<file path="flow/run.sh">
#!/bin/bash
# the make line also repeats each setting of config.mk as NAME=value (left out here)
make -C /OpenROAD-flow-scripts/flow DESIGN_CONFIG=/design/flow/config.mk WORK_HOME=/design/flow/orfs CLKGATE_MAP_FILE= finish
</file>
<file path="flow/config.mk">
export PLATFORM = sky130hd
export DESIGN_NAME = UART
export DESIGN_NICKNAME = UART
export VERILOG_FILES = /design/flow/design.v
export SDC_FILE = /design/flow/constraint.sdc
export NUM_CORES = 4
export LEC_CHECK = 0
export CAP_MARGIN = 20
export CORE_MARGIN = 2
export CORE_UTILIZATION = 72
export CTS_CLUSTER_DIAMETER = 103
export PLACE_DENSITY = 0.37
export SLEW_MARGIN = 20
</file>
<file path="flow/constraint.sdc">
create_clock -name core_clock -period 2.72 [get_ports {CLK}]
set_input_delay 0.5440 -clock core_clock [delete_from_list [all_inputs] [get_ports {CLK}]]
set_output_delay 0.5440 -clock core_clock [all_outputs]
set_load 0.01 [all_outputs]
</file>
<file path="flow/design.v">
module UART_TX_CTRL
#(
    parameter [ 1:0] RDY       = 2'b01,
    parameter [ 1:0] LOAD      = 2'b10,
    parameter [ 1:0] SEND      = 2'b11,
    parameter [ 3:0] IDX_MAX   = 10,
    parameter [13:0] TMR_MAX   = 14'b10100010110000  
)
(
    input  wire       CLK,
    input  wire       rst,
    input  wire       send,
    input  wire [7:0] send_data,
    output wire       ready,
    output wire       UART_TX
);
reg         tx_bit;
reg  [ 1:0] tx_state;
reg  [ 9:0] tx_data;
reg  [ 3:0] index;
reg  [13:0] tx_tmr;
wire        bit_done;
always @(posedge CLK) begin : state_transition
    if (rst)
        tx_state <= RDY;
    else
    case (tx_state)
        RDY:
            if (send)
                tx_state <= LOAD;
        LOAD:
            tx_state <= SEND;
        SEND:
            if (bit_done) begin
                if (index == IDX_MAX)
                    tx_state <= RDY;
                else
                    tx_state <= LOAD;
            end
        default:  
            tx_state <= RDY;
    endcase
end
always @(posedge CLK) begin : timing
    if (rst || tx_state == RDY) begin
        tx_tmr <= 14'd0;
    end
    else begin
        if (bit_done)
            tx_tmr <= 14'd0;
        else
            tx_tmr <= tx_tmr + 1;
    end
end
always @(posedge CLK) begin : increment_index
    if (rst || tx_state == RDY)
        index <= 0;
    else if (tx_state == LOAD)
        index <= index + 1;
end
always @(posedge CLK) begin : data_latch
    if (send)
        tx_data <= {1'b1, send_data, 1'b0};
end
always @(posedge CLK) begin : bit0
    if (rst || tx_state == RDY)
        tx_bit <= 1'b1;
    else if (tx_state == LOAD)
        tx_bit <= tx_data[index];
end
assign bit_done = (tx_tmr == TMR_MAX)? 1 : 0;
assign UART_TX   = tx_bit;
assign ready     = (tx_state == RDY)? 1 : 0;
endmodule
module UART_RX_CTRL
#(
    parameter [ 2:0] WAIT_START  = 3'b001,
    parameter [ 2:0] STORE_START = 3'b010,
    parameter [ 2:0] STORE_DATA  = 3'b011,
    parameter [ 2:0] STORE_STOP  = 3'b100,
    parameter [ 2:0] STORE_LAST  = 3'b101,
    parameter [13:0] TMR_MAX     = 14'b10100010110000  
)(
    input  wire        CLK,
    input  wire        rst,
    input  wire        UART_RX,
    output reg  [ 7:0] recv_data,
    output wire        vald_data
);
reg  [ 2:0] rx_reg;
reg  [ 2:0] rx_state;
reg  [13:0] rx_tmr;
reg  [ 2:0] bit_count;
wire        sample_point;
wire        startbit_detected;
always @(posedge CLK) begin : rx_latch_n_shift
    if (rst)
        rx_reg <= 3'd0;
    else
        rx_reg <= {rx_reg[1:0], UART_RX};
end
function set_startbit_detected;
    input state, rx2, rx1;
    begin
        if (state==WAIT_START && rx2==1'b1 && rx1==1'b0)
            set_startbit_detected = 1'b1;
        else
            set_startbit_detected = 1'b0;
    end
endfunction
assign startbit_detected = set_startbit_detected(
                            rx_state,
                            rx_reg[2],
                            rx_reg[1]
                        );
always @(posedge CLK) begin : rx_timer
    if (rst) begin
        rx_tmr <= 14'd0;
    end
    else if (startbit_detected == 1'b1) begin
        rx_tmr <= 14'd0;
    end
    else begin
        if (rx_tmr == TMR_MAX)
            rx_tmr <= 14'd0;
        else
            rx_tmr <= rx_tmr + 14'd1;
    end
end
assign sample_point = (rx_tmr == 14'd0)? 1'b1 : 1'b0;
always @(posedge CLK) begin : state_transition_n_bit_count
    if (rst) begin
        rx_state  <= WAIT_START;
        bit_count <= 3'd0;
    end
    else
    case (rx_state)
        WAIT_START:
            if (startbit_detected == 1'b1) begin
                rx_state <= STORE_START;
                bit_count <= 3'd0;
            end
        STORE_START:
            if (sample_point == 1'b1) begin
                if (rx_reg[1] == 1'b0)
                    rx_state <= STORE_DATA;
                else  
                    rx_state <= WAIT_START;
            end
        STORE_DATA:
            if (sample_point == 1'b1) begin
                recv_data <= {rx_reg[1], recv_data[7:1]};
                if (bit_count == 3'd7)
                    rx_state <= STORE_STOP;
                else
                    bit_count <= bit_count + 3'd1;
            end
        STORE_STOP:
            if (sample_point == 1'b1) begin
                if (rx_reg[1] == 1'b1)
                    rx_state <= STORE_LAST;
                else  
                    rx_state <= WAIT_START;
            end
        STORE_LAST:
            rx_state <= WAIT_START;
        default:  
            rx_state <= WAIT_START;
    endcase
end
assign vald_data = (rx_state == STORE_LAST)? 1'b1 : 1'b0;
endmodule
module FIFO
#(
    parameter ADDR_WIDTH = 8,
    parameter DATA_WIDTH = 8
)
(
    input  wire                  CLK,
    input  wire                  rst,
    input  wire                  w_enable,
    input  wire                  r_enable,
    input  wire [DATA_WIDTH-1:0] w_data,
    output reg  [DATA_WIDTH-1:0] r_data,
    output reg  [ADDR_WIDTH:0]   count
);
reg [ADDR_WIDTH-1:0] w_addr;
reg [ADDR_WIDTH-1:0] r_addr;
reg [DATA_WIDTH-1:0] ram [2**ADDR_WIDTH-1:0];
always @(posedge CLK) begin : dpm
    if (w_enable)
        ram[w_addr] <= w_data;
    if (rst)
        r_data      <= 0;
    else if (r_enable)
        r_data      <= ram[r_addr];
end
always @(posedge CLK) begin : addr
    if (rst) begin
        w_addr <= 0;
        r_addr <= 0;
    end
    else begin
        if (w_enable)
            w_addr <= w_addr + 1'b1;
        if (r_enable)
            r_addr <= r_addr + 1'b1;
    end
end
always @(posedge CLK) begin : count_data
    if (rst)
        count <= 0;
    else
    case ({w_enable, r_enable})
        2'b00: count <= count;
        2'b01: count <= count - 1'b1;
        2'b10: count <= count + 1'b1;
        2'b11: count <= count;
    endcase
end
endmodule
module UART
#(
    parameter [ 2:0] WAIT_ACTI      = 3'b001,
    parameter [ 2:0] SEND_CHAR      = 3'b010,
    parameter [ 2:0] RDY            = 3'b011,
    parameter [ 2:0] WAIT_RDY       = 3'b100,
    parameter [ 3:0] BTN_STR_LEN    = 4'd8,
    parameter [ 1:0] PARROT_STR_LEN = 2'd3,
    parameter        BTN            = 1'b0,
    parameter        PARROT         = 1'b1,
    parameter [13:0] BAUD_TMR_MAX   = 14'd15  
)
(
    input  wire CLK,        
    input  wire rst,        
    input  wire btn_0,      
    output wire UART_TX,    
    input  wire UART_RX     
);
reg  [ 2:0] uart_state;
wire [ 7:0] btn_str        [ 7:0];
reg  [ 3:0] str_idx;
reg         send_mode;
reg         send_char;
wire        send;
reg  [ 7:0] send_data;
wire        ready;
assign send = send_char;
wire [ 7:0] recv_data;
wire        vald_data;
wire        w_enable;
wire        r_enable;
wire [ 7:0] r_data;
wire [ 8:0] count;
assign btn_str[0] = 8'h02;  
assign btn_str[1] = 8'h41;  
assign btn_str[2] = 8'h52;  
assign btn_str[3] = 8'h54;  
assign btn_str[4] = 8'h59;  
assign btn_str[5] = 8'h0D;  
assign btn_str[6] = 8'h0A;  
assign btn_str[7] = 8'h03;  
UART_TX_CTRL #(.TMR_MAX(BAUD_TMR_MAX)) uart_tx_ctrl (
    CLK,
    rst,
    send,
    send_data,
    ready,
    UART_TX
);
UART_RX_CTRL #(.TMR_MAX(BAUD_TMR_MAX)) uart_rx_ctrl (
    CLK,
    rst,
    UART_RX,
    recv_data,
    vald_data
);
assign w_enable = (vald_data == 1'b1 && count < 2**8);
assign r_enable = (count > 0 && uart_state == WAIT_ACTI)? 1 : 0;
FIFO fifo (
    CLK,
    rst,
    w_enable,
    r_enable,
    recv_data,  
    r_data,
    count
);
always @(posedge CLK) begin : state_transition
    if (rst) begin
        uart_state <= WAIT_ACTI;
        send_mode  <= BTN;
    end
    else
    case (uart_state)
        WAIT_ACTI:
            if (r_enable) begin
                uart_state <= SEND_CHAR;
                send_mode  <= PARROT;
            end
            else if (btn_0 == 1'b1) begin
                uart_state <= SEND_CHAR;
                send_mode  <= BTN;
            end
        SEND_CHAR:
            uart_state <= RDY;
        RDY:
            uart_state <= WAIT_RDY;
        WAIT_RDY:
            if (ready == 1'b1) begin
                case (send_mode)
                    PARROT: begin
                        uart_state <= WAIT_ACTI;
                    end
                    BTN: begin
                        if (str_idx == BTN_STR_LEN)
                            uart_state <= WAIT_ACTI;
                        else
                            uart_state <= SEND_CHAR;
                    end
                endcase
            end
        default:  
            uart_state <= WAIT_ACTI;
    endcase
end
always @(posedge CLK) begin : inc_idx
    if (rst || uart_state == WAIT_ACTI)
        str_idx <= 0;
    else if (uart_state == SEND_CHAR)
        str_idx <= str_idx + 1;
end
always @(posedge CLK) begin : char_load
    if (rst) begin
        send_char <= 1'b0;
        send_data <= 0;
    end
    else if (uart_state == SEND_CHAR) begin
        send_char <= 1'b1;
        if (send_mode == PARROT)
            send_data <= r_data;
        else if (send_mode == BTN)
            send_data <= btn_str[str_idx[2:0]];
    end
    else begin
        send_char <= 1'b0;
    end
end
endmodule
</file>
==> run notes, run 1 <==
Notes on the physical design

The summed instance area of the synthesized netlist is ~84,000 um2. The cell depth of the worst hold path is 2. In this run, power in flip-flops and latches comes to about 36 mW. In the placement report, post-DP HPWL is listed as ~150 mm. TritonRoute reported its final design rule violation total as 0. The simple logic cell fraction of the synthesized area is approximately 3.5%. In this run, the synthesized area fraction spent on AND-OR/OR-AND gates is recorded as 2.83%. The sum of overflow across all layers after global routing is 0.

Max fanout on the critical path was recorded as 11. The sequential share of the synthesized area is around 76%. The detailed router reports a met3 wire length of 38.2 mm. Clock latency on the worst-skew pair, taken at its later pin, is around 0.85 ns.

The count of cell types in the netlist is 70. The via count of the first global-routing pass is approximately 50,000. The clock tree root buffer cell is sky130_fd_sc_hd__clkbuf_16. STA classifies the critical path endpoint as a flop. After routing the design area is about 100,000 um2. The highest metal layer with signal wires is met5. The worst slew slack as a fraction of its limit is between 30% and 40%. The source of the worst hold timing path is rst.

Counting cells, the worst reg-to-reg path comes to 11. The clock network burns a little over a third of the power. The first-pass GRT wire length is ~360 mm. The reg-to-reg critical path startpoint is fifo.r_addr[1].

In the synthesized netlist, mux cells make up 15.4% of the area. Among all flip-flop cells after synthesis, the most frequent one is sky130_fd_sc_hd__edfxtp_1. The maximum number of pins on one net before global-route repair is around 130. The slack of the worst reg-to-reg path is -0.59 ns. The total global routing track utilization is approximately 43%. In the power breakdown, the internal column shows 63.7 mW.

In this run the core area contains ~130 standard-cell rows. The sum of routed wire length over all layers is 261 mm. The fill cell instance count of the final layout is roughly 4,400. For reference, the final report shows the hold violation count at 0. In this run the count of I/O pins placed on the die edge is 5. The area of the core is between 100,000 and 150,000 um2. The flow ran to the end, but the layout failed its checks. The combinational group power is ~20 mW.

The met1 wire length is between 80 and 90 mm. The number of max-slew violations in the final report is 0. The share of async-settable or async-resettable flops after synthesis is 0%.

According to the finish report, the design has a final net count of approximately 5,000. In this run the critical register-to-register path is captured at fifo.r_data[5]. Listed in order, past its start point the critical path passes buf_12, bufbuf_16, buf_4, mux2i_1, o22ai_1, a2111oi_2, buf_4, nor3_1, buf_4, o21ai_1, o32ai_1. The area of the chip is 120,000 um2. The final critical path time including I/O delays and setup is between 3 and 4 ns. The number of vias per cell after detailed routing is 7.44.

Per report_power, the sequential group accounts for between 40% and 50% of the total. The number of nets in the synthesized netlist is 4,244. The total buffers and inverters traversed by the critical path is 5.

OpenROAD emitted warnings numbering 54. Failing layout checks were recorded as negative setup slack. Per the detail_route log, met2 wirelength is 123 mm. The number of antenna violations at the first check in global routing is 6. The top-area cell type share of the netlist area is between 70% and 80%. Data arrives at the worst endpoint at a little over 4 ns. The worst-case setup slack after placement is -0.596 ns. Data on the critical path is required at its endpoint by about 3.4 ns. According to the hold report, the worst path is of the primary input to flop type.

The number of enable-type register cells in the synthesized netlist is 2,064. In this run, the synthesized area fraction spent on xor and xnor cells is recorded as less than 1%. Looking at the max-slew report, the worst-margin pin has a slew of approximately 1.0 ns.

A synthesized cell averages around 20 um2. After Yosys synthesis, full adders, half adders and majority gates account for less than 1% of the synthesized area. The highest-delay cell along the critical path is sky130_fd_sc_hd__mux2i_1. In the final run the clock tree shows a worst skew of approximately 0.038 ns.

Timing would allow up to about 0.3 GHz. The die extent in x is about 350 um. The H-tree level count is 4. The number of optimization iterations in the first detailed-route pass is 6.

In this run the remaining antenna-violating nets after routing total 0. The number of synthesis warnings is 4. TritonCTS built the clock tree.

TritonRoute output was used to compute an average wire per cell of approximately 39 um. The cell count along the critical path is 11. The worst setup path is launched from a flop. The setup TNS after final layout is -2.49 ns. Yosys attributes the largest share of cell area to sky130_fd_sc_hd__edfxtp_1 (73%), sky130_fd_sc_hd__mux4_2 (13%), sky130_fd_sc_hd__dfxtp_1 (2.3%).

Across the run, the number of max-cap violations was 0. The clock-pin slew on the worst setup and hold paths is ~0.070 ns. The logic gate share of total power is between 20% and 30%.

Once iteration 0 of detailed routing completed, the report listed between 9,000 and 10,000 DRC markers. The initial standard-cell utilization of the core is between 70% and 80%. The clock tree has to reach 2,160 sinks. OpenROAD reports that the post-layout worst path occupies 122% of the period. The synthesized chip area reported by yosys is ~84,000 um2. The longest incremental delay of any stage on the critical path is reported as between 0.5 and 0.6 ns. Counting the buffers created by CTS gives slightly below 200.

In the post-route analysis, the smallest setup slack over all paths is -0.589 ns. IR analysis of the VDD net gives a maximum drop of 1.05 mV. The total of endpoints with negative setup slack in the final report is 10. The classification of the worst setup path is flop to flop. The worst setup path startpoint is fifo.r_addr[1].

The net switching power of the design is 22.8 mW. The most critical setup path has its endpoint at fifo.r_data[5]. Per the breakdown, switching nets consume between 20% and 30% of all power.

Among the non-sequential cells, multiplexers take the most area. The via count is ~50,000. The family of cells with the greatest summed delay on the critical path is buffers and inverters. Setup repair after global routing could not meet its margin everywhere. The number of hold buffers added after CTS is 0.

The final weighted congestion of routability-driven global placement is approximately 0.96. Per the run report, area growth between synthesis and finish was 19.4%. The largest share of the power goes to sequential cells. The dominant cell type by area after synthesis is sky130_fd_sc_hd__edfxtp_1. The placed instance area is 91,700 um2. The endpoint of the worst hold path is reported as uart_rx_ctrl.rx_reg[2]. Summed over the clock group, the power is ~30 mW. The cell total in the yosys stat output is around 4,200. The die outline height is around 350 um. Yosys reported a register bit count of ~2,200. The most used standard cell by instance count after synthesis is sky130_fd_sc_hd__edfxtp_1.

Per the CTS log, the buffer count on the longest clock path is 3. The count of input and output buffers is 4. Power spread over the standard cell area amounts to 857 nW/um2. Counting every instance in the synthesized netlist gives 4,213. The cell repeated most along the worst path is sky130_fd_sc_hd__buf_4. The commonest cells after synthesis are sky130_fd_sc_hd__edfxtp_1 (2,064), sky130_fd_sc_hd__mux4_2 (503), sky130_fd_sc_hd__nor2_1 (369). Per the OpenROAD power report, leakage power amounts to around 33 nW.
==> cell type report <==
class                      count  area, um2  share of cell area [%]
multi-input combinational   1779      19900                    19.8
sequential                  2160      63900                    63.4
inverter                      29        116                   0.115
timing repair buffer         870       7960                    7.89
tap                         1524       1910                    1.89
clock buffer                 232       5230                    5.18
antenna                        9       22.5                  0.0223
clock inverter               146       1780                    1.76
==> layer usage <==
metal,up-vias,GRT usage [%]
met5,-,0
met4,10,24.4
li1,18918,-
met3,1199,11.9
met1,24981,56.4
met2,5089,66.8
==> through the flow <==
stage / total power [mW] / utilization [%] / cells / hold slack (ns)
global route: 87.9 / 86.8 / 6740 / 0.241
floorplan: 47.5 / - / 4213 / 0.403
CTS: 84.7 / 86.3 / 6706 / 0.220
finish: 86.5 / 86.8 / 6749 / 0.240
detailed placement: 53.1 / 78.9 / 6266 / 0.420
global placement: 52.8 / 78.9 / 6266 / 0.422
==> what timing repair did <==
action	in CTS	in global routing
resized	171	84
pin swaps	39	34
setup endpoints to repair	12	15
buffers inserted	56	39
cloned	7	0
==> inputs of run 2 (changes only) <==
- CELL_PAD_IN_SITES_DETAIL_PLACEMENT: default -> 2
- CORE_ASPECT_RATIO: default -> 1.34
- CORE_MARGIN: 2 -> 7
- CORE_UTILIZATION: 72 -> 40
- CTS_CLUSTER_DIAMETER: 103 -> 306
- GPL_ROUTABILITY_DRIVEN: default -> 0
- PLACE_DENSITY: 0.37 -> default
- PLACE_DENSITY_LB_ADDON: default -> 0.23
- SETUP_SLACK_MARGIN: default -> -0.67
- clock period: 2.72 -> 10.0 ns (I/O delays scaled with it)
==> run notes, run 2 <==
Notes on the physical design

The maximum number of pins on one net before global-route repair is about 220. For this sky-water flow run, the detailed-routed wirelength per cell is reported as 40.7 um. The TritonCTS clock tree is built. The cell count along the critical path is 9.

The critical path capture point is fifo.r_data[0]. In the CTS report, the clock slew at the register clock pins of the worst setup and hold paths is listed as ~0.080 ns. By startpoint and endpoint, the worst setup path is classified as flop to flop. Per the detail_route report, the via count comes to 45,416. Per the synthesis report, the number of distinct cell types is 70. According to the Yosys statistics, the synthesized design has a chip area of 84,500 um2. The post-layout instance area is 94,400 um2. The floorplan has between 150 and 200 rows. Per report_power, the Sequential row totals between 9 and 10 mW.

5 I/O pins were placed. The final worst slack is roughly 4.5 ns. The count of input and output buffers is 4. The global routing met3 resource utilization is about 4.8%. Internal power comes to 16.1 mW. The heaviest power group is sequential cells. For met2 alone, demand over resource in global routing was around 44%. The XOR/XNOR share of the synthesized area is less than 1%.

The die outline height is 546 um. The remaining number of nets flagged by the antenna check after routing is 0. The source of the worst hold timing path is send_data[0]. The share of the clock period used by the worst path after layout is a little under three fifths. The cell leakage power is 28.4 nW. By count the netlist is led by sky130_fd_sc_hd__edfxtp_1 (2,064), sky130_fd_sc_hd__mux4_2 (503), sky130_fd_sc_hd__nor2_1 (369). The report gives the cell count of the worst hold path as 0. The die is around 400 um wide. The final critical path time including I/O delays and setup is approximately 5.5 ns. The most used standard cell by instance count after synthesis is sky130_fd_sc_hd__edfxtp_1. For the final routed database, the setup TNS stands at 0 ns. The power report attributes to the combinational group a share of roughly 18%. The most used flip-flop cell is sky130_fd_sc_hd__edfxtp_1. CTS built an H-tree with a depth of 4. The share of total power in sequential cells is a little under half. The initial standard-cell utilization of the core is 40.2%. The slack of the worst reg-to-reg path is roughly 4.5 ns. Clock network power for this build is 8.15 mW.

The data required time of the worst path is 10.76 ns. Synthesis produced a netlist whose cell count is 4,213. The synthesis-stage register bit count is ~2,200.

The number of antenna violations at the first check in global routing is 13. The wire-length estimate of the detail-placed layout is between 150 and 200 mm. The number of instances resized during post-cts repair is 0. In the Yosys report, the sequential cells make up 75.6% of the chip area.

In this run, the synthesized area fraction spent on AND-OR/OR-AND gates is recorded as about 2.8%. The global route stage reports its total congestion overflow as 0. Looking at the reg2reg group, the worst path starts from fifo.r_addr[1].

The routed design has 294 mm of wire. STA on the placed design reports a worst setup slack of 4.71 ns. The placed instance area is around 88,000 um2. The number of warnings the tools reported is roughly 66.

The post-route worst hold slack is 0.447 ns. For this design the ratio of total power to cell area is 233 nW/um2. STA classifies the critical path startpoint as a flop. The switching power share of the total is between 20% and 30%. The end of the worst hold path is uart_tx_ctrl.tx_data[1].

Per the synthesis report, the single largest cell type by area occupies between 70% and 80% of cell area. The tool flagged a number of max-cap violations equal to 0. The number of nets in the synthesized netlist is 4,244. The via count of the first global-routing pass is just under 50,000. The first-pass GRT wire length is ~400 mm. Global routing put the most usage on met2. The dominant cell type by area after synthesis is sky130_fd_sc_hd__edfxtp_1. The number of buffers inserted during clock tree synthesis is 209. Routing resource usage on met1 recorded by global route was around 30%. For the final database, setup skew stands at about 0.055 ns. The post-detailed-route DRC marker count is 0. The run finished with no timing, DRC or antenna violations. After filler insertion, the fill cell instance count of the layout stands at about 19,000.

The worst-skew pair later-pin latency is 0.88 ns. Max fanout on the critical path was recorded as approximately 50. Global routing used around a quarter of the available tracks.

In this run, the synthesized area fraction spent on adder and majority cells is recorded as less than 1%. The peak per-stage delay on the critical path is just over 0.9 ns. Looking at the clock tree report, the root buffer type is sky130_fd_sc_hd__clkbuf_16.

The combinational group power is about 3.9 mW. The total buffers and inverters traversed by the critical path is 2. Relative to the synthesized area, the layout overhead comes to 11.7%.

The share of total power dissipated in the clock network is between 30% and 40%. The highest-delay cell along the critical path is sky130_fd_sc_hd__dfxtp_4. The critical path goes through buf_4, buf_4, mux4_2, mux4_2, nor2_1, nor3_1, nor4_1, o21ai_0, a32o_1.

The dominant non-sequential cell family after synthesis is multiplexers. The number of buffers between clock root and the deepest sink is 4. The final core utilization is roughly 45%. The violation tally recorded at the end of detailed-routing iteration 0 is between 5,000 and 6,000.

For this run, the number of Yosys warnings is 4. The post-CTS setup-driven buffer insertion count is 0. Yosys mapped a number of flops with a built-in enable equal to 2,064. The final hold violation count is 0. The share of async-settable or async-resettable flops after synthesis is 0%.

The number of max-slew violations in the final report is 0. Yosys stat counts approximately 4,200 cells in the synthesized netlist. Summing all multiplexer cells gives an area fraction of 15.4%. Setup repair after global routing left no endpoint under its margin. Buffers inserted to repair hold after CTS numbered 0. The total number of nets in the final design is about 4,300. The total of endpoints with negative setup slack in the final report is 0. For this design the total switching power over the nets is a little under 6 mW. The core region is 210,000 um2. The slew check shows that the tightest pin keeps a relative margin of 11.3%. In this build the clock could be raised as far as ~0.18 GHz. The endpoint identified for the worst register-to-register timing path is fifo.r_data[0]. The synthesized area divided by synthesized cell count is about 20 um2. The nature of the critical path endpoint is a flop. Before antenna repair, the detailed router went through 6 iterations.

For the pin with the worst max-slew slack, the measured transition is about 1.3 ns. The worst setup path startpoint is fifo.r_addr[1]. For reference, the top cells by area after synthesis are sky130_fd_sc_hd__edfxtp_1 (73%), sky130_fd_sc_hd__mux4_2 (13%), sky130_fd_sc_hd__dfxtp_1 (2.3%). The worst IR drop on VDD is about 0.13 mV. The CTS sink count is 2,160. The critical path arrival is between 6 and 7 ns.

The worst-case reg-to-reg path depth is 9. For this run, the detailed router reports a per-instance via density of approximately 6.3. The min-delay analysis places its worst path in the category flop to flop.

The family of cells with the greatest summed delay on the critical path is simple AND/OR/NAND/NOR gates. The mapped netlist covers roughly 84,000 um2. The die covers ~220,000 um2. The simple logic cell fraction of the synthesized area is 3.51%.
run 2: per-stage QoR:
stage,instances,power [mW]
final,7212,22.0
after global routing,7205,22.5
after CTS,7200,22.1
after detailed placement,6830,14.0
after global placement,6829,13.8
after floorplan,4213,12.9
run 2: layer usage:
layer	up-vias	wire length (um)
met4	18	19800
met1	24507	103000
li1	17389	-
met2	2650	150000
met3	852	21300
met5	-	117
run 2: final cells by class:
type / count / area, um2 / area share (%)
tap: 2758 / 3450 / 3.66
timing repair buffer: 108 / 1020 / 1.08
inverter: 29 / 111 / 0.118
sequential: 2160 / 63900 / 67.7
clock buffer: 261 / 5560 / 5.89
antenna: 8 / 20.0 / 0.0212
multi-input combinational: 1779 / 19200 / 20.3
clock inverter: 109 / 1080 / 1.14
==> inputs of run 3 (changes only) <==
- CELL_PAD_IN_SITES_DETAIL_PLACEMENT: 2 -> default
- CORE_ASPECT_RATIO: 1.34 -> default
- CORE_MARGIN: 7 -> 2
- CORE_UTILIZATION: 40 -> 64
- CTS_CLUSTER_DIAMETER: 306 -> default
- CTS_CLUSTER_SIZE: default -> 49
- GPL_ROUTABILITY_DRIVEN: 0 -> default
- PLACE_DENSITY_LB_ADDON: 0.23 -> 0.04
- SETUP_SLACK_MARGIN: -0.67 -> 1.97
- clock period: 10.0 -> 6.74 ns (I/O delays scaled with it)
==> run notes, run 3 <==
Notes on the physical design

The number of buffers between clock root and the deepest sink is 3. The end of the worst hold path is uart_tx_ctrl.tx_data[3]. In this run the tightest slew margin relative to its limit is approximately a fifth. The number of antenna violations at the first check in global routing is 5. The number of max-slew violations in the final report is 0. Per the post-synthesis report, the nets total 4,244. Data on the critical path arrives at its endpoint at between 5 and 6 ns. The number of vias per cell after detailed routing is approximately 6.9. Hold analysis shows the worst path with a depth of 0. The critical path ends at fifo.r_data[0]. The internal power is roughly 24 mW. Across all stage logs, warnings added up to between 50 and 60. Setup repair after global routing left no endpoint under its margin. The H-tree level count is 4. The maximum number of pins on one net before global-route repair is 189. The number of buffers inserted during clock tree synthesis is between 200 and 250.

The flow reported a cell area power density of 339 nW/um2. After floorplanning, the core was sized to cover ~130,000 um2. The share of the clock period used by the worst path after layout is 66.6%.

The cell count along the critical path is 7. The number of buffers and inverters on the critical path is 1. The synthesized netlist handed to floorplanning was reported with a cell count of 4,213. Of the combinational cells, the family taking the most area is multiplexers. Endpoints with negative setup slack in the final report add up to 0.

The simple logic cell fraction of the synthesized area is between 3 and 4%. The number of synthesis warnings is 4. The synthesis report names the predominant flop master as sky130_fd_sc_hd__edfxtp_1. The worst-case IR drop observed on VDD is approximately 0.36 mV.

Per the synthesis report, the AND-OR/OR-AND share of the synthesized area is ~2.8%. The sequential share of the synthesized area is around three quarters. The highest attainable clock frequency is approximately 0.22 GHz. The detail route stage leaves a number of antenna-violating nets equal to 0. The count of cell types in the netlist is around 70. The TritonCTS clock tree is built.

The multi-input gate area in the final layout is ~19,000 um2. Per the detail_route report, the via count comes to about 43,000. The share of total power in sequential cells is between 40% and 50%. Among cell families on the critical path, the largest total delay comes from simple AND/OR/NAND/NOR gates. The power report lists the clock group at about 11 mW. The largest fanout on the critical path is roughly 46.

The number of design-rule violations left by the first detailed-router iteration is approximately 5,800. Global routing used between 30% and 40% of the available tracks across all layers. The end of the worst register-to-register path is fifo.r_data[0]. The clock-pin slew on the worst setup and hold paths is roughly 0.060 ns. The final critical path time including I/O delays and setup is ~4.5 ns.

The total of max-cap violations is 0. The share of synthesized area spent on multiplexers is about 15%. The final timing report lists clock skew as 0.0484 ns. For the worst flop-to-flop path, the logic depth is 7. The number of optimization iterations in the first detailed-route pass is 5.

In this run, synthesis produced a sequential element count of 2,160. 5 I/O pins were placed. The tightest min-delay check is of the flop to flop type. The net switching power of the design is between 7 and 8 mW. The number of instances resized during post-cts repair is 0. The post-route worst hold slack is 0.433 ns. The floorplan has approximately 130 rows. The kind of start point of the critical path is a flop. The average wire per cell in the routed design is 33.9 um. The sum of routed wire length over all layers is between 200 and 250 mm.

The summed instance area of the synthesized netlist is between 80,000 and 90,000 um2. The die is around 370 um tall. The worst setup path startpoint is fifo.r_addr[0].

The worst-skew pair later-pin latency is roughly 0.85 ns. The fill cell instance count of the final layout is 7,924. The highest-delay cell along the critical path is sky130_fd_sc_hd__nor4_1. The storage element area is 63,900 um2. The classification of the worst setup path is flop to flop. Of the total power, the share spent switching nets is 25.2%.

The biggest slice of the total power is consumed by sequential cells. The total power of the final layout is 31.5 mW. In this run the critical path is formed by buf_4, mux4_2, mux2i_1, o22ai_1, nor4_1, o21ai_0, a32o_1. The share of async-settable or async-resettable flops after synthesis is 0%. Counting instances in the post-synthesis netlist gives the leading cell types as sky130_fd_sc_hd__edfxtp_1 (2,064), sky130_fd_sc_hd__mux4_2 (503), sky130_fd_sc_hd__nor2_1 (369). The synthesis report lists the most area-consuming cells as sky130_fd_sc_hd__edfxtp_1 (73%), sky130_fd_sc_hd__mux4_2 (13%), sky130_fd_sc_hd__dfxtp_1 (2.3%). The post-CTS setup-driven buffer insertion count is 0. The via count of the first global-routing pass is roughly 42,000. The post-detailed-route DRC marker count is 0.

The reg-to-reg critical path startpoint is fifo.r_addr[0]. At the end of routability-driven placement, the weighted congestion stood at approximately 0.9. The peak per-stage delay on the critical path is 1.03 ns. STA classifies the critical path endpoint as a flop. The flow ran to the end and the layout has no timing, DRC or antenna violations. The synthesized chip area reported by yosys is 84,500 um2. The sequential power is ~15 mW. The clock tree root buffer cell is sky130_fd_sc_hd__clkbuf_16. Per the post-synthesis stats, the area per cell is roughly 20 um2.

The data required time of the worst path is 7.48 ns. The number of hold buffers added after CTS is 0. The final HPWL from detailed placement is about 130 mm.

After Yosys synthesis, XOR and XNOR cells account for less than 1% of the synthesized area. The combinational group power is approximately 5.4 mW. The first-pass GRT wire length is 303 mm. The placement stage leaves a total instance area of 86,300 um2. The script extracted a total leakage power of 28.3 nW.

The post-synth count of flops with an enable pin is approximately 2,100. The count of input and output buffers is 4. Adding up every negative setup slack in the final design gives 0 ns. Before placement the cells fill around 64% of the core.

The synthesized design spends more area on one cell type than any other, namely sky130_fd_sc_hd__edfxtp_1. The logic gate share of total power is 17.0%. For this design, the sink count on the clock tree is about 2,200.

For reference, full adder, half adder and majority cells occupy 0.409% of the area reported after synthesis. The total overflow left after global routing is 0. The finished design was reported to have a net count of around 4,300. Per the OpenROAD floorplan log, the width of the die is ~370 um. The slack of the worst reg-to-reg path is 2.25 ns. Looking at the max-slew report, the worst-margin pin has a slew of between 1 and 1.5 ns. The flow measured a signed area growth from synthesis to layout of 9.96%.

The final hold violation count is 0. The cell total in the yosys stat output is 4,213. The share of total power dissipated in the clock network is a little over a third. The overall die size recorded for this design is roughly 130,000 um2. Sorting the synthesis cell report by count puts at the top sky130_fd_sc_hd__edfxtp_1.

With fillers left out, the area of the finished cells amounts to ~93,000 um2. The top-area cell type share of the netlist area is between 70% and 80%. The launch point of the worst min-delay path is recorded as send_data[2].
-- run 3: area by class of cell --
| type | instances | area share, % |
|---|---|---|
| diodes | 3 | 0.00808 |
| clock buffers | 256 | 5.77 |
| clock inverters | 124 | 1.32 |
| inverters | 29 | 0.120 |
| multi-input cells | 1779 | 20.7 |
| flip-flops and latches | 2160 | 68.8 |
| well taps | 1755 | 2.36 |
| repair buffers | 93 | 0.932 |
-- run 3: layer usage --
| layer | wire length, um | track usage, % | up-vias |
|---|---|---|---|
| li1 | - | - | 17389 |
| met1 | 80900 | 46.7 | 22308 |
| met2 | 98400 | 47.6 | 2550 |
| met3 | 22700 | 6.95 | 424 |
| met4 | 8380 | 12.1 | 12 |
| met5 | 75 | 0 | - |
-- run 3: through the flow --
step	setup WS (ns)	util, %	instances
2_1_floorplan	2.68	-	4213
6_report	2.25	70.8	6199
5_1_grt	2.08	70.7	6196
3_5_place_dp	2.28	65.7	5816
3_3_place_gp	2.13	65.7	5816
4_1_cts	2.29	70.7	6196
==> inputs of run 4 (changes only) <==
- ABC_AREA: default -> 1
- CAP_MARGIN: 20 -> 40
- CELL_PAD_IN_SITES_DETAIL_PLACEMENT: default -> 1
- CELL_PAD_IN_SITES_GLOBAL_PLACEMENT: default -> 1
- CORE_MARGIN: 2 -> 4
- CORE_UTILIZATION: 64 -> 51
- CTS_CLUSTER_SIZE: 49 -> 93
- GPL_ROUTABILITY_DRIVEN: default -> 0
- GPL_TIMING_DRIVEN: default -> 0
- PLACE_DENSITY_LB_ADDON: 0.04 -> 0.23
- SETUP_SLACK_MARGIN: 1.97 -> default
- SLEW_MARGIN: 20 -> 35
- TNS_END_PERCENT: default -> 25
- clock period: 6.74 -> 2.84 ns (I/O delays scaled with it)
==> run notes, run 4 <==
Notes on the physical design

The flow ran to the end, but the layout failed its checks. A clean result was blocked by negative setup slack. The highest attainable clock frequency is approximately 0.28 GHz.

The clock skew after layout is ~0.053 ns. The final critical path time including I/O delays and setup is 3.57 ns. The number of synthesis warnings is 4.

Total power for the finished layout comes to between 90 and 100 mW. The internal power is 56.9 mW. The registers of the reported paths see a clock transition of 0.06 ns. The worst IR drop on VDD is 0.808 mV. The first-pass GRT wire length is between 500 and 600 mm. Setup slack on the worst reg-to-reg path comes out at -0.73 ns. The number of buffers between clock root and the deepest sink is 3. In the synthesis report, Yosys lists the chip area as between 80,000 and 90,000 um2.

The total number of nets in the final design is 8,760. The setup TNS after final layout is -50.78 ns. The total of max-cap violations is 0. In this run, CTS created clock tree buffers numbering about 220. The worst-case reg-to-reg path depth is 14. The source of the worst hold timing path is UART_RX.

The synthesized area divided by synthesized cell count is around 11 um2. The number of enable-type register cells in the synthesized netlist is approximately 2,100. In this run switching power makes up a little under two fifths of total power. The combinational group power is roughly 26 mW. The post-detailed-route DRC marker count is 0. The final layout report lists a filler cell count of 18,051. Measured on the finished design, the core utilization comes to between 60% and 70%. The count of nets left with antenna violations once routing finished came out at 0. The highest-delay cell along the critical path is sky130_fd_sc_hd__nand3_1. The final hold violation count recorded for this run is 0. Entering global routing, the biggest net connects 22 pins. The ratio of total power to cell area is ~850 nW/um2. The synthesis report names the predominant flop master as sky130_fd_sc_hd__edfxtp_1. STA lists the startpoint of the worst register-to-register path as fifo.r_addr[1]. By startpoint and endpoint, the worst setup path is classified as flop to flop.

The sequential power is between 30 and 40 mW. Synthesis inferred ~2,200 register bits. Summing every instance area after synthesis gives ~90,000 um2. The final HPWL from detailed placement is between 200 and 300 mm. The worst-skew pair later-pin latency is about 0.93 ns.

The cell repeated most along the worst path is sky130_fd_sc_hd__nand2_1. In the post-route report, total wirelength is listed as roughly 440 mm. Setup repair after global routing could not meet its margin everywhere. The number of nets in the synthesized netlist is just over 8,000.

The via count of the first global-routing pass is around 76,000. The data required time of the worst path is 3.68 ns. The end of the worst hold path is uart_rx_ctrl.rx_reg[0]. The cell family contributing the most delay on the critical path is simple AND/OR/NAND/NOR gates.

The net switching power of the design is 33.3 mW. The total of endpoints with negative setup slack in the final report is 647. The share of synthesized area spent on multiplexers is 0%. The total clock network power is a little under 30 mW. The largest total area in the synthesized netlist belongs to sky130_fd_sc_hd__edfxtp_1. The logic gate share of total power is 28.9%. The clock tree root buffer cell is sky130_fd_sc_hd__clkbuf_16.

In the post-synthesis netlist, the biggest area contributors are sky130_fd_sc_hd__edfxtp_1 (69%), sky130_fd_sc_hd__nand2_1 (7.5%), sky130_fd_sc_hd__nor2_1 (6.2%). The number of max-slew violations in the final report is 0. The area of the chip is 183,000 um2. For this run, the detailed router reports a per-instance via density of between 6 and 7. The number of antenna violations at the first check in global routing is 52. The kind of start point of the critical path is a flop. The longest incremental delay of any stage on the critical path is reported as about 0.64 ns.

The total global routing track utilization is a little under half. Per the OpenROAD floorplan log, the area of the core is approximately 170,000 um2. The multi-input gate area in the final layout is ~24,000 um2. The launch point of the critical path was reported as fifo.r_addr[1]. The vertical die dimension reported for this design is about 430 um. The top-area cell type share of the netlist area is 68.9%. After layout, the worst setup slack is -0.726 ns. For this configuration, the core starts out at a cell density of between 50% and 60%. The post-layout instance area is 107,000 um2.

Checking hold timing, the worst path is listed with class primary input to flop. STA puts the critical path data arrival time at ~4.4 ns. The end of the worst register-to-register path is fifo.r_data[1]. The synthesized netlist devotes 0.0876% of its cell area to XOR and XNOR gates. The worst setup path is captured at a flop. In this run, the synthesized area fraction spent on and/or/nand/nor cells is recorded as between 10% and 20%. The share of async-settable or async-resettable flops after synthesis is 0%. The share of the clock period used by the worst path after layout is 126%. The transition time recorded at the tightest slew-check pin is 1.11 ns. The flow reports that sequential cells draw between 30% and 40% of the design power. The cell total in the yosys stat output is 8,215.

The count of cell types in the netlist is 42. The number of warnings the tools reported is 38. The report lists the number of standard-cell rows as approximately 150. Per the run report, area growth between synthesis and finish was 18.4%.

Per the log, the first TritonRoute iteration ended with a DRC count of ~16,000. The cell count along the critical path is 14. The CTS sink count is roughly 2,200. The critical path capture point is fifo.r_data[1].

The and-or/or-and share of the synthesized area is approximately 6.3%. The commonest cells after synthesis are sky130_fd_sc_hd__edfxtp_1 (2,064), sky130_fd_sc_hd__nand2_1 (1,789), sky130_fd_sc_hd__nor2_1 (1,491). The storage element area is approximately 64,000 um2. In the synthesized netlist, the number of instances is 8,215. The portion of total power attributed to the clock network is about a third.

For reference, the critical path cell chain is buf_12, buf_6, clkbuf_1, buf_6, o21ai_0, o211ai_1, nand3_1, nand2_1, nand2_1, nand3_1, nand3_2, nand3_4, nand2_1, inv_1. The most frequently used library cell after synthesis is sky130_fd_sc_hd__edfxtp_1. The total buffers and inverters traversed by the critical path is 5. The TritonCTS clock tree is built. In the final routed layout, each cell accounts on average for approximately 39 um. The worst slew slack as a fraction of its limit is 25.8%. The cell leakage power is around 40 nW. The die extent in x is ~430 um. The cell depth of the worst hold path is 3. Of the synthesized area, sequential elements account for between 70% and 80%. As logged by OpenROAD, the buffers inserted on ports number 3.

According to the I/O placement log, the pin count is 5. Once placement finished, the instance area stood at 95,900 um2. The first detailed-routing pass took 14 iterations.

In the synthesized netlist, the dominant kind of combinational cell is simple AND/OR/NAND/NOR gates. The worst-case setup slack after placement is -1.40 ns. The sum of overflow across all layers after global routing is 0. Summing the areas of all fa, ha and maj instances in the mapped netlist gives less than 1% of the synthesized area.

The largest fanout on the critical path is 10. The clock H-tree reported by CTS has 4 levels. Summing over every cut layer, the via total after detailed routing is a little under 80,000. The heaviest power group is sequential cells.
run 4: cell type report:
class / instances / area share (%)
clock buffer: 291 / 5.54
tap: 2325 / 2.73
clock inverter: 122 / 1.01
timing repair buffer: 290 / 3.00
inverter: 536 / 1.92
timing repair inverter: 1 / 0.00822
multi-input combinational: 5044 / 22.3
sequential: 2160 / 60.0
antenna: 49 / 0.115
buffer: 474 / 3.44
run 4: per-layer routing:
layer  track usage (%)  up-vias  share of wire (%)
met1              53.1    37846                 31
met2              63.6     8232                 40
met3              23.1     2650                 17
met4              39.2       33                 11
met5              2.76        -               0.21
li1                  -    29095                  -
run 4: metrics by stage:
step | std cells | hold slack [ns]
6_report | 11292 | 0.192
4_1_cts | 11206 | 0.164
3_5_place_dp | 10772 | 0.419
2_1_floorplan | 8215 | 0.388
3_3_place_gp | 10543 | 0.419
5_1_grt | 11254 | 0.194
run 4: timing repair:
item,in CTS,in global routing
resized,648,227
buffers inserted,19,21
pin swaps,44,37
hold buffers,0,0
endpoints found under the setup margin,1964,1006
gates cloned,2,1
==> inputs of run 5 (changes only) <==
- ABC_AREA: 1 -> default
- CAP_MARGIN: 40 -> 20
- CELL_PAD_IN_SITES_DETAIL_PLACEMENT: 1 -> default
- CELL_PAD_IN_SITES_GLOBAL_PLACEMENT: 1 -> default
- CORE_MARGIN: 4 -> 2
- CORE_UTILIZATION: 51 -> 72
- CTS_CLUSTER_DIAMETER: default -> 365
- CTS_CLUSTER_SIZE: 93 -> 14
- GPL_ROUTABILITY_DRIVEN: 0 -> default
- GPL_TIMING_DRIVEN: 0 -> default
- HOLD_SLACK_MARGIN: default -> 0.3
- PLACE_DENSITY_LB_ADDON: 0.23 -> 0.01
- SETUP_SLACK_MARGIN: default -> -0.11
- SLEW_MARGIN: 35 -> 20
- TNS_END_PERCENT: 25 -> default
- clock period: 2.84 -> 2.72 ns (I/O delays scaled with it)
==> run notes, run 5 <==
Notes on the physical design

The flow ran to the end, but the layout failed its checks. The violated checks flagged are negative setup slack. The portion of total power attributed to the clock network is ~29%.

The number of buffers between clock root and the deepest sink is 3. The finished cells cover around 98,000 um2. According to the CTS report, the clock sink count is 2,160. The most used standard cell by instance count after synthesis is sky130_fd_sc_hd__edfxtp_1. The ratio of total power to cell area is between 800 and 900 nW/um2. From the final report, the count of setup violators was given as 8.

The top-area cell type share of the netlist area is about three quarters. The number of nets in the synthesized netlist is 4,244. Per the detail_route report, DRC violations left total 0. The required time at the worst endpoint is listed as 3.42 ns. The via count of the first global-routing pass is about 48,000. Once iteration 0 of detailed routing completed, the report listed between 9,000 and 10,000 DRC markers.

The synthesis-stage register bit count is between 2,000 and 2,500. In the Yosys report, the sequential cells make up around three quarters of the chip area. The internal power is 58.1 mW. The H-tree level count is 4. Sequential cells consume a total of roughly 36 mW.

The dominant cell type by area after synthesis is sky130_fd_sc_hd__edfxtp_1. The peak per-stage delay on the critical path is roughly 0.5 ns. The die is between 300 and 400 um tall.

The count of cell types in the netlist is 70. The class of the tightest hold or removal check is primary input to flop. In the final layout, flip-flops and latches occupy approximately 64,000 um2. The number of clock buffers added by TritonCTS is ~170. The synthesized netlist has a Yosys-reported chip area of roughly 84,000 um2. The worst register-to-register path begins at fifo.r_addr[0].

For this design the total switching power over the nets is 20.6 mW. After synthesis, the mean cell area works out to around 20 um2. In this run the clock root is driven by a sky130_fd_sc_hd__clkbuf_16. The share of async-settable or async-resettable flops after synthesis is 0%. Per the synthesis report, the simple-gate share of the synthesized area is ~3.5%. The worst IR drop on VDD is approximately 0.87 mV. For reference, the top cells by count after synthesis are sky130_fd_sc_hd__edfxtp_1 (2,064), sky130_fd_sc_hd__mux4_2 (503), sky130_fd_sc_hd__nor2_1 (369).

The slack of the worst reg-to-reg path is -0.34 ns. The total buffers and inverters traversed by the critical path is 5. The number of enable-type register cells in the synthesized netlist is between 2,000 and 2,500. The count of input and output buffers is 4. The final hold violation count is 0. The clock network power reported by the tool is about 23 mW.

The number of cells reported by Yosys stat comes to between 4,000 and 5,000. The share of the clock period used by the worst path after layout is 112%. Fill cells in the final layout number ~4,900. The smallest clock period supported by the final layout is computed as slightly above 3 ns. The group that draws the most power in this run is sequential cells.

The number of cells after detailed placement is ~6,200. Pins over their slew limit in the final report were tallied at 0. Counting stages on the worst path, the most repeated cell is sky130_fd_sc_hd__buf_12. The launch point of the worst min-delay path is recorded as rst.

The number of warnings the tools reported is approximately 63. The placement stage leaves a total instance area of 91,400 um2. The worst setup path is captured at a flop. The report lists the cells along the critical path as buf_12, buf_16, buf_16, buf_12, buf_12, mux4_2, mux4_2, a22oi_2, nand4_1, a32o_1. The XOR/XNOR share of the synthesized area is less than 1%. Looking at the max-slew report, the worst-margin pin has a slew of 1.15 ns. For hold timing, the worst endpoint is uart_tx_ctrl.tx_bit. For reference, the mux area share after synthesis is between 10% and 20%.

The core region is ~120,000 um2. Counting cells, the worst reg-to-reg path comes to 10. Of all nets on the critical path, the largest fanout is 6.

Setup repair after global routing could not meet its margin everywhere. The final worst slack is -0.336 ns. Clock latency on the worst-skew pair, taken at its later pin, is 0.82 ns.

For this run, the post-layout net count is between 4,000 and 5,000. The clock-pin slew on the worst setup and hold paths is 0.07 ns. In the floorplan report the effective utilization is roughly 73%. The sum of overflow across all layers after global routing is 0. Across the routed clock network, the largest skew measured is ~0.037 ns. The arithmetic-cell share of the synthesized area counting full adders, half adders and majority gates is 0.409%.

The synthesized netlist occupies a cell area of ~84,000 um2. The combinational group power is roughly 20 mW. During I/O placement, the number of pins put on the boundary was 5. The first global-routing pass estimated about 340 mm of wire. The kind of cell with the highest combined delay along the critical path is multiplexers. The standard-cell row count is approximately 130.

Per the breakdown, switching nets consume 26.2% of all power. The critical path is of the flop to flop type. The worst slew slack as a fraction of its limit is a little under a quarter.

The sum of routed wire length over all layers is roughly 240 mm. The post-synthesis cell count is 4,213. The worst hold path passes through 3 cells. In this run the number of cells on the critical path is 10. The number of optimization iterations in the first detailed-route pass is 8. For the worst setup path, the data arrival time is approximately 3.8 ns. The remaining number of nets flagged by the antenna check after routing is 0.

The and-or/or-and share of the synthesized area is 2.83%. The multi-input gate area in the final layout is a little under 20,000 um2. The average wire per cell in the routed design is between 30 and 40 um. The worst setup path is launched from a flop. RePlAce ended its routability-driven mode at a weighted congestion of roughly 1. Per the run summary, max-cap violations total 0. In this build the clock could be raised as far as roughly 0.33 GHz. Ranked by total cell area, the synthesized netlist is headed by sky130_fd_sc_hd__edfxtp_1 (73%), sky130_fd_sc_hd__mux4_2 (13%), sky130_fd_sc_hd__dfxtp_1 (2.3%).

The slowest stage of the critical path is the sky130_fd_sc_hd__mux4_2 cell. The cell leakage power is between 30 and 40 nW. The number of synthesis warnings is 4. The area of the chip is roughly 120,000 um2.

Looking at the cell usage after synthesis, the top flip-flop cell is sky130_fd_sc_hd__edfxtp_1. In this run the layout overhead on the synthesized area is reported as 16.2%. The final core utilization is between 80% and 90%.

The total global routing track utilization is 40.2%. After legalization and detailed placement, the total HPWL measured approximately 140 mm. The die extent in x is roughly 350 um. The critical path capture point is fifo.r_data[0]. The end of the worst register-to-register path is fifo.r_data[0].

The number of antenna violations at the first check in global routing is 5. The routed layout has between 40,000 and 50,000 vias. Entering global routing, the biggest net connects 177 pins. Of the combinational cells, the family taking the most area is multiplexers. The TritonCTS clock tree is built. The logic gate share of total power is about a quarter. The final cell count without fillers is 6,566. The share of total power in sequential cells is approximately 46%.

The number of vias per cell after detailed routing is ~7.3. The worst setup path startpoint is fifo.r_addr[0].
==> run 5: per-layer routing <==
layer  up-vias  GRT usage [%]  wire (um)
li1      18672              -          -
met1     24194           54.1      77500
met2      4178           62.9     115000
met3       777           10.6      32900
met4         6           19.2      13200
met5         -              0         36
==> run 5: repair_timing <==
| action | 4_1_cts | 5_1_grt |
|---|---|---|
| gates resized | 110 | 81 |
| hold buffers | 2 | 0 |
| gates cloned | 5 | 2 |
| setup endpoints to repair | 12 | 12 |
| buffers inserted | 54 | 56 |
| endpoints found under the hold margin | 8 | 0 |
| pin swaps | 26 | 37 |
==> run 5: layout make-up <==
class                   instances  share of cell area, %
clock buffers                 237                   4.70
flip-flops and latches       2160                   65.1
multi-input cells            1779                   20.2
well taps                    1524                   1.94
diodes                          3                0.00765
clock inverters                 9                 0.0981
inverters                      29                  0.113
repair buffers                825                   7.88
==> run 5: metrics by stage <==
step	setup TNS, ns	power [mW]	hold WS, ns	setup WS, ns
2_1_floorplan	-2750.43	47.5	0.403	-1.34
3_3_place_gp	-3.41	53.0	0.417	-0.553
3_5_place_dp	-4.12	53.2	0.420	-0.584
4_1_cts	-1.66	77.3	0.323	-0.218
5_1_grt	-2.33	80.4	0.386	-0.312
6_report	-2.06	78.7	0.377	-0.336
==> inputs of run 6 (changes only) <==
- CTS_CLUSTER_DIAMETER: 365 -> 353
- CTS_CLUSTER_SIZE: 14 -> default
- HOLD_SLACK_MARGIN: 0.3 -> default
- SETUP_SLACK_MARGIN: -0.11 -> 0.85
- clock period: 2.72 -> 2.94 ns (I/O delays scaled with it)
==> run notes, run 6 <==
Notes on the physical design

The detail route stage leaves a number of antenna-violating nets equal to 0. The number of buffers between clock root and the deepest sink is 3. TritonCTS reports the number of clock sinks as approximately 2,200.

In this run, the synthesized area fraction spent on adder and majority cells is recorded as less than 1%. The initial standard-cell utilization of the core is between 70% and 80%. Looking at the max-slew report, the worst-margin pin has a slew of between 1 and 1.5 ns.

The top-level I/O count is 5. In this run the clock root is driven by a sky130_fd_sc_hd__clkbuf_16. The number of cells after detailed placement is just over 6,000.

In the log, the iteration count for the first detailed-route pass is 10. Endpoints with negative setup slack in the final report add up to 8. The flow reports power dissipated in the clock network as between 20 and 30 mW. Setup repair after global routing could not meet its margin everywhere. In the CTS report, the clock slew at the register clock pins of the worst setup and hold paths is listed as 0.07 ns. After synthesis, the share of flip-flops with an asynchronous set or reset is 0%.

Per the log, the first TritonRoute iteration ended with a DRC count of 9,303. The peak per-stage delay on the critical path is 0.69 ns. The switching power share of the total is between 20% and 30%.

The standard-cell row count is approximately 130. For this run, the total global-route usage over all layers was measured as 42.2%. The number of warnings the tools reported is 64. The floorplan step defined a die boundary enclosing between 100,000 and 150,000 um2. Endpoints failing hold in the final report were tallied at 0. The average wire per cell in the routed design is between 30 and 40 um. Post-synth the commonest register cell is sky130_fd_sc_hd__edfxtp_1.

The XOR/XNOR share of the synthesized area is less than 1%. The number of nets in the synthesized netlist is around 4,200. By area the synthesized netlist is led by sky130_fd_sc_hd__edfxtp_1 (73%), sky130_fd_sc_hd__mux4_2 (13%), sky130_fd_sc_hd__dfxtp_1 (2.3%). The share of the clock period used by the worst path after layout is 108%. Excluding fillers, the count of instances in the completed layout stands at around 6,700. Detailed placement finished with a half-perimeter wire length of between 100 and 150 mm. The worst slew slack as a fraction of its limit is a little over a quarter. During placement, the flow inserted port buffers numbering 4. The data arrival time reported for the critical path is 3.93 ns. The launch point of the critical path was reported as fifo.r_addr[0].

The number of max-slew violations in the final report is 0. The end of the worst hold path is fifo.r_addr[7]. The logic gate share of total power is ~23%. The signed area change from the synthesized netlist to the final layout is 20.5%. The critical path ends at fifo.r_data[1]. The sum of routed wire length over all layers is approximately 260 mm. Summed over all nets, the switching power comes to 20.6 mW. Counting stages on the worst path, the most repeated cell is sky130_fd_sc_hd__buf_16. The worst setup path is of the flop to flop kind. The post-synthesis cell count is around 4,200. The H-tree level count is 4. The number of antenna violations at the first check in global routing is 19. Per the post-run analysis, buffers plus inverters along the critical path come to 5. The final worst slack is -0.233 ns.

Of the total power, the clock network draws roughly 33%. The synthesis-stage register bit count is 2,160. In this run, the synthesized area fraction spent on AND-OR/OR-AND gates is recorded as between 2 and 3%.

The simple logic cell fraction of the synthesized area is around 3.5%. The die extent in x is ~350 um. The analysis attributes to cell leakage a power of 33.0 nW.

Per the power-grid run, VDD falls by no more than 0.958 mV. The sequential power is ~34 mW. The total overflow left after global routing is 0. The share of the Yosys chip area taken by registers is 75.6%. The area recorded from the Yosys report for this design is 84,500 um2. The ratio of total power to cell area is between 700 and 800 nW/um2. The worst-skew pair later-pin latency is roughly 0.84 ns. The most critical hold endpoint after final layout shows a slack of between 0.2 and 0.25 ns.

STA lists the maximum fanout along the critical path as 15. The source of the worst hold timing path is rst. The class of the tightest hold or removal check is primary input to flop.

The slack of the worst reg-to-reg path is -0.23 ns. The post-detailed-route DRC marker count is 0. TritonCTS built the clock tree. The number of hold buffers added after CTS is 0. The internal power is approximately 56 mW. The reg-to-reg critical path startpoint is fifo.r_addr[0]. The kind of start point of the critical path is a flop. The via count is roughly 50,000. The end of the worst register-to-register path is fifo.r_data[1]. The report gives the cell count of the worst hold path as 2. The via count of the first global-routing pass is slightly below 50,000. The first global-routing pass estimated 353 mm of wire.

Per the OpenROAD floorplan log, the area of the core is around 120,000 um2. The number of clock buffers added by TritonCTS is 201. The run did not pass the layout checks because of negative setup slack. The synthesized area divided by synthesized cell count is 20.1 um2. The maximum number of pins on one net before global-route repair is 178. After layout, the minimum clock period comes to about 3.2 ns.

For this run, the post-layout net count is between 5,000 and 6,000. The final layout reports a setup TNS of -0.794 ns. The heaviest power group is sequential cells. The worst-case reg-to-reg path depth is 12.

In this run, synthesis inferred around 2,100 flip-flops with an integrated enable. The count of cell types in the netlist is roughly 70. The highest attainable clock frequency is between 0.3 and 0.4 GHz. For reference, the critical path cell chain is buf_12, buf_16, buf_16, buf_16, mux4_2, mux2i_1, buf_4, a21oi_1, nor2_1, o211ai_1, nand4_1, o221ai_1. The die is around 350 um tall.

Measured on the finished design, the core utilization comes to a little under 90%. The cell count along the critical path is 12. The flow ran to the end, but the layout failed its checks. The family of cells with the greatest summed delay on the critical path is AND-OR/OR-AND gates. After synthesis, the share of cell area in mux cells is around 15%. The dominant cell type by area after synthesis is sky130_fd_sc_hd__edfxtp_1. The number of synthesis warnings is 4. The synthesized netlist occupies a cell area of approximately 84,000 um2. In the post-synthesis netlist, the cell with the most instances is sky130_fd_sc_hd__edfxtp_1.

Routability-driven placement finished with a final weighted congestion of 1.02. The cell total in the yosys stat output is 4,213. The fill cell instance count of the final layout is 4,191.

The dominant non-sequential cell family after synthesis is multiplexers. Sorting the synthesized cells by how often they occur yields sky130_fd_sc_hd__edfxtp_1 (2,064), sky130_fd_sc_hd__mux4_2 (503), sky130_fd_sc_hd__nor2_1 (369). The top-area cell type share of the netlist area is roughly 73%. The data required time of the worst path is between 3 and 4 ns. The total of max-cap violations is 0. The combinational group power is between 15 and 20 mW. STA classifies the critical path endpoint as a flop. Between clock sinks in the finished design, the worst skew comes to 0.0412 ns. The share of total power in sequential cells is 43.7%. The slowest stage of the critical path is the sky130_fd_sc_hd__a21oi_1 cell.

The number of vias per cell after detailed routing is between 7 and 8.
run 6: through the flow:
| step | total power, mW | cell area [um2] | setup slack [ns] |
|---|---|---|---|
| after floorplan | 44.0 | 84500 | -1.12 |
| after global placement | 48.8 | 90800 | -0.208 |
| after detailed placement | 48.9 | 90800 | -0.214 |
| after CTS | 74.9 | 100000 | -0.0369 |
| after global routing | 78.4 | 102000 | -0.260 |
| final | 77.0 | 102000 | -0.233 |
run 6: repair_timing:
action / in CTS / in global routing
resized: 412 / 262
endpoints found under the setup margin: 2082 / 2086
setup buffers: 104 / 43
cloned: 15 / 8
pin swaps: 81 / 66
run 6: routing by layer:
| layer | track usage, % | vias up | routed length [um] |
|---|---|---|---|
| met5 | 1.00 | - | 202 |
| met4 | 24.7 | 20 | 21000 |
| met3 | 12.5 | 1215 | 39300 |
| met2 | 64.2 | 4947 | 121000 |
| met1 | 55.3 | 24935 | 79300 |
| li1 | - | 18858 | - |
run 6: layout make-up:
| cell class | instances | area [um2] | area share, % |
|---|---|---|---|
| inverters | 29 | 114 | 0.112 |
| multi-input cells | 1779 | 20800 | 20.4 |
| repair buffers | 818 | 8740 | 8.59 |
| clock inverters | 117 | 940 | 0.923 |
| diodes | 7 | 17.5 | 0.0172 |
| clock buffers | 246 | 5340 | 5.25 |
| well taps | 1524 | 1910 | 1.87 |
| flip-flops and latches | 2160 | 63900 | 62.8 |
==> inputs of run 7 (changes only) <==
- CORE_UTILIZATION: 72 -> 61
- CTS_CLUSTER_DIAMETER: 353 -> 370
- PLACE_DENSITY_LB_ADDON: 0.01 -> default
- SETUP_SLACK_MARGIN: 0.85 -> -0.54
- clock period: 2.94 -> 5.44 ns (I/O delays scaled with it)
==> run notes, run 7 <==
Notes on the physical design

For this design the top-level I/O count stands at 5. In this run, flip-flops and latches consume 46.2% of the power. The die is roughly 380 um tall. The biggest area contributor in the post-synthesis netlist is sky130_fd_sc_hd__edfxtp_1. The number of synthesis warnings is 4. The cell depth of the worst hold path is 1.

The slack of the worst reg-to-reg path is 1.26 ns. The share of async-settable or async-resettable flops after synthesis is 0%. The largest fanout on the critical path is 28. The final HPWL from detailed placement is 132 mm. The final cell count without fillers is about 6,300.

The synthesized netlist devotes less than 1% of its cell area to XOR and XNOR gates. The routed design shows a via density per instance of roughly 6.8. The nature of the critical path endpoint is a flop.

The final hold violation count is 0. Looking at the reg2reg group, the worst path starts from fifo.r_addr[0]. Across the run, the number of max-cap violations was 0. The total power of the final layout is just under 40 mW. The gate-level netlist out of Yosys references 70 unique cell types. The critical path capture point is fifo.r_data[3]. The initial standard-cell utilization of the core is roughly 61%. In this run, the synthesized area fraction spent on adder and majority cells is recorded as 0.409%. The highest-delay cell along the critical path is sky130_fd_sc_hd__dfxtp_4.

CTS placed an instance of sky130_fd_sc_hd__clkbuf_16 at the clock tree root. After filler insertion, the fill cell instance count of the layout stands at slightly below 9,000. Per the post-synthesis report, the number of cells in the design is ~4,200. Pins over their slew limit in the final report were tallied at 0. Sequential elements use between 70% and 80% of the synthesized area. The maximum number of pins on one net before global-route repair is about 220. The number of nets in the synthesized netlist is between 4,000 and 5,000.

Across every metal layer, demand over resource in global routing totals ~31%. met3 track demand over resource after global routing is 6.63%. Among the non-sequential cells, multiplexers take the most area. The post-CTS setup-driven buffer insertion count is 0. TritonCTS built the clock tree. The cell leakage power is between 20 and 30 nW. The type recorded for the worst min-delay path is flop to flop. The number of placed instances, taps included, is ~5,900. The classification of the worst setup path is flop to flop.

For reference, compound AND-OR and OR-AND cells occupy 2.83% of the area reported after synthesis. The most used standard cell by instance count after synthesis is sky130_fd_sc_hd__edfxtp_1. The worst setup path startpoint is fifo.r_addr[0]. TritonRoute output was used to compute an average wire per cell of between 30 and 40 um. Summing the areas of all and, or, nand and nor instances in the mapped netlist gives under 10% of the synthesized area. The report lists the number of cells resized after CTS as 0.

For this run, the top clock speed supported by timing is roughly 0.24 GHz. Power attributed to combinational cells is around 7.0 mW. The cell count along the critical path is 9. The most used flip-flop cell is sky130_fd_sc_hd__edfxtp_1.

According to the floorplan report, the total die area is about 140,000 um2. The signed area change from the synthesized netlist to the final layout is 10.9%. Measured against its own limit, the worst slew margin works out to 15.9%. The portion of synthesized area spent on multiplexers is around 15%. Walking the worst path, the cells encountered are buf_4, buf_4, mux4_2, mux2i_1, o22ai_1, nor4_1, o21ai_0, nand3_1, o31ai_1.

The clock-pin slew on the worst setup and hold paths is ~0.060 ns. The fraction of met1 tracks used by global routing is 45.8%. After the last flow step, the layout net total stands at 4,366. Per the hold report, the tightest min-delay path originates at uart_rx_ctrl.rx_reg[0]. The number of buffers between clock root and the deepest sink is 3.

The global routing's busiest layer is met2. TritonRoute reported its final design rule violation total as 0. The setup TNS after final layout is 0 ns. In this run, post-CTS hold repair placed 0 buffers. The end of the worst register-to-register path is fifo.r_data[3]. The via count is approximately 43,000.

The switching power share of the total is roughly 25%. The share of total power dissipated in the clock network is roughly 36%. The report lists the number of standard-cell rows as ~140. The cell total in the yosys stat output is between 4,000 and 5,000. The heaviest power group is sequential cells. The report lists the power per cell area as 423 nW/um2. At the pin with the least slew margin, the transition time is 1.26 ns. The share of the clock period used by the worst path after layout is approximately three quarters. The count of input and output buffers is 4. The number of warnings the tools reported is slightly below 60. The CTS sink count is around 2,200. The die extent in x is ~380 um. The total buffers and inverters traversed by the critical path is 2. After synthesis the cells add up to ~84,000 um2. The sum of routed wire length over all layers is 216 mm. The synthesis-stage register bit count is 2,160. Cells fill approximately two thirds of the core in the end.

The flow ran to the end and the layout has no timing, DRC or antenna violations. Detailed-route iteration 0 reported a violation count of roughly 5,200. Ranked by total cell area, the synthesized netlist is headed by sky130_fd_sc_hd__edfxtp_1 (73%), sky130_fd_sc_hd__mux4_2 (13%), sky130_fd_sc_hd__dfxtp_1 (2.3%). Per the post-place timing report, worst setup slack is 1.38 ns. The total clock network power is about 14 mW.

The pre-antenna-repair detailed-routing pass consisted of 6 iterations. The internal power is between 20 and 30 mW. Setup repair after global routing left no endpoint under its margin.

The power report puts the net switching power at ~9.9 mW. In the hold report, the worst path ends at uart_rx_ctrl.rx_reg[1]. The number of buffers inserted during clock tree synthesis is around 210. The data required time of the worst path is roughly 6 ns. The commonest cells after synthesis are sky130_fd_sc_hd__edfxtp_1 (2,064), sky130_fd_sc_hd__mux4_2 (503), sky130_fd_sc_hd__nor2_1 (369). The remaining number of nets flagged by the antenna check after routing is 0. The sequential power is approximately 18 mW.

In the synthesis report, Yosys lists the chip area as 84,500 um2. For the worst setup path, the data arrival time is a little under 5 ns. Counting stages on the worst path, the most repeated cell is sky130_fd_sc_hd__buf_4. The kind of start point of the critical path is a flop. The via count of the first global-routing pass is around 42,000.

The final weighted congestion of routability-driven global placement is 0.920. The worst IR drop on VDD is 0.345 mV. The top cell type by area accounts for 73.4% of the synthesized area. Looking at the clock tree report, the H-tree level count equals 4. The first global-routing pass estimated 309 mm of wire. The final worst slack is between 1 and 1.5 ns. The synthesized design contains approximately 2,100 enable-type register cells. The skew report gives the latency at the later pin of the worst-skew pair as around 0.81 ns. The number of antenna violations at the first check in global routing is 1. The global route stage reports its total congestion overflow as 0. The family of cells with the greatest summed delay on the critical path is buffers and inverters.

The peak per-stage delay on the critical path is 0.84 ns. Per the post-synthesis stats, the area per cell is 20.1 um2. The total area inside the core boundary comes to around 140,000 um2. For this run, global-route usage on met2 was measured as about 48%. The logic gate share of total power is ~18%. The worst-case reg-to-reg path depth is 9. The final timing report counts setup violations totalling 0. The final timing report lists clock skew as ~0.023 ns. The worst path needs ~4.2 ns of the cycle, external delays included.
run 7: per-layer routing:
layer | wire, um | up-vias
met5 | 0 | -
met4 | 7060 | 0
met3 | 19900 | 363
met2 | 102000 | 2135
met1 | 87400 | 22556
li1 | - | 17540
run 7: final cells by class:
cell class              instances  area, um2  area share [%]
diodes                          1       2.50         0.00267
clock buffers                 274       5670            6.05
clock inverters               109       1070            1.15
inverters                      29        111           0.119
multi-input cells            1779      19200            20.5
flip-flops and latches       2160      63900            68.2
well taps                    1794       2240            2.40
repair buffers                157       1440            1.54
run 7: metrics by stage:
stage | hold WS, ns | area [um2]
after floorplan | 0.403 | 84500
after global placement | 0.418 | 86800
after detailed placement | 0.426 | 86900
after CTS | 0.439 | 93600
after global routing | 0.453 | 93700
final | 0.438 | 93700
Power figures rest on the tool's default switching activity, not on a simulated workload.
